==> indigo <==
==> flow/design.v (excerpt) <==
module gainBal (
    input  wire             clk,
    input  wire             rstn,
    input  wire             din_val,
    input  wire [255:0]     din,
    input  wire [63:0]      gain,
    input  wire [31:0]      bal,
    output reg              dout_val,
    output reg  [255:0]     dout
);
==> flow/config.mk <==
export PLATFORM = sky130hd
export DESIGN_NAME = gainBal
export DESIGN_NICKNAME = gainBal
export VERILOG_FILES = /design/flow/design.v
export SDC_FILE = /design/flow/constraint.sdc
export NUM_CORES = 4
export LEC_CHECK = 0
export ABC_AREA = 0
export CAP_MARGIN = 5
export CELL_PAD_IN_SITES_GLOBAL_PLACEMENT = 0
export CORE_ASPECT_RATIO = 0.94
export CORE_MARGIN = 2
export CORE_UTILIZATION = 72
export CTS_CLUSTER_SIZE = 40
export GPL_ROUTABILITY_DRIVEN = 1
export HOLD_SLACK_MARGIN = 0.29
export PLACE_DENSITY = 0.64
export SETUP_SLACK_MARGIN = -0.36
export SLEW_MARGIN = 35
export TNS_END_PERCENT = 85
==> flow/constraint.sdc <==
create_clock -name core_clock -period 5.2 [get_ports {clk}]
set_input_delay 1.0400 -clock core_clock [delete_from_list [all_inputs] [get_ports {clk}]]
set_output_delay 1.0400 -clock core_clock [all_outputs]
set_load 0.01 [all_outputs]
run.sh (not shown) runs the stock make flow with config.mk's settings and CLKGATE_MAP_FILE=.
==> inputs of sierra, as changes to indigo <==
ABC_AREA = unset   (was 0)
CAP_MARGIN = 20   (was 5)
CELL_PAD_IN_SITES_GLOBAL_PLACEMENT = unset   (was 0)
CORE_ASPECT_RATIO = unset   (was 0.94)
CORE_UTILIZATION = 40   (was 72)
CTS_CLUSTER_SIZE = unset   (was 40)
GPL_ROUTABILITY_DRIVEN = unset   (was 1)
HOLD_SLACK_MARGIN = 0.14   (was 0.29)
PLACE_DENSITY = unset   (was 0.64)
SETUP_SLACK_MARGIN = -0.78   (was -0.36)
SLEW_MARGIN = 20   (was 35)
TNS_END_PERCENT = unset   (was 85)
==> flow/constraint.sdc (replaced) <==
create_clock -name core_clock -period 9.0 [get_ports {clk}]
set_input_delay 1.8000 -clock core_clock [delete_from_list [all_inputs] [get_ports {clk}]]
set_output_delay 1.8000 -clock core_clock [all_outputs]
set_load 0.01 [all_outputs]
==> inputs of onyx, as changes to indigo <==
ABC_AREA = 1   (was 0)
CAP_MARGIN = 20   (was 5)
CELL_PAD_IN_SITES_GLOBAL_PLACEMENT = unset   (was 0)
CORE_ASPECT_RATIO = 0.72   (was 0.94)
CTS_CLUSTER_DIAMETER = 376   (was unset)
CTS_CLUSTER_SIZE = 100   (was 40)
GPL_ROUTABILITY_DRIVEN = unset   (was 1)
HOLD_SLACK_MARGIN = 0.3   (was 0.29)
PLACE_DENSITY = 0.37   (was 0.64)
SETUP_SLACK_MARGIN = unset   (was -0.36)
SLEW_MARGIN = 20   (was 35)
TNS_END_PERCENT = 10   (was 85)
==> flow/constraint.sdc (replaced) <==
create_clock -name core_clock -period 4.7 [get_ports {clk}]
set_input_delay 0.9400 -clock core_clock [delete_from_list [all_inputs] [get_ports {clk}]]
set_output_delay 0.9400 -clock core_clock [all_outputs]
set_load 0.01 [all_outputs]
==> run summary <==
Entry: Yosys synthesis followed by OpenROAD place and route.

Placed design:
- Setup slack on the worst path after placement came out at -0.0991 ns.

Clocking:
- The run gives the number of gates resized after cts as 0.

Global route:
- The run puts the total routing usage reported by global routing at 21.7%.

Route:
- The run gives the detailed-route wire length as 414 mm.
- The run puts the number of design-rule violations left by the first detailed-router iteration at 5,356.

Floorplanning:
- The run puts the placeable core area at 390,000 sq um.

Worst hold path:
- The run gives the worst hold path startpoint as mult[7][15].

Run status:
- The flow ran to the end and the layout has no timing, DRC or antenna violations.

Setup path:
- The run gives the critical-path cell with the highest stage delay as a211oi_2.
the above is filed under sierra

==> run summary <==
Observations from the implementation run.

Run status:
- The flow did not finish.
- Progress stopped at 5_1_grt.
- The first error in the log reads "[ERROR GRT-0232] Routing congestion too high. Check the congestion heatmap in the GUI".

Placed design:
- The run gives the routability congestion estimate from global placement as 1.05.
- The run puts the worst slack at placement at -2.14 ns.

Logic synthesis:
- The run gives the post-synth design cell area as 171,000 sq um.

Floorplanning:
- The run gives the placeable core area as 236,000 sq um.

Global route:
- The run gives the total routing usage reported by global routing as 71.4%.
the above is filed under onyx

==> run summary <==
Entry: Yosys synthesis followed by OpenROAD place and route.

Run status:
- The flow ran to the end, but the layout failed its checks.
- The checks that failed were negative setup slack.

Global route:
- Global routing used 40.1% of the available tracks across all layers.

Setup path:
- The critical path's slowest stage uses the library cell fa_2.

Floorplanning:
- The run gives the placeable core area as 217,000 sq um.

Worst hold path:
- Per the hold report, the tightest min-delay path originates at din_val.

Timing:
- The run gives the final-report setup violation count as 266.
- Setup slack on the critical path of the routed design comes to -1.52 ns.

Route:
- After detailed routing, the total wire length is 433 mm.

Placed design:
- The run puts the worst slack at placement at -2.66 ns.
the above is filed under indigo

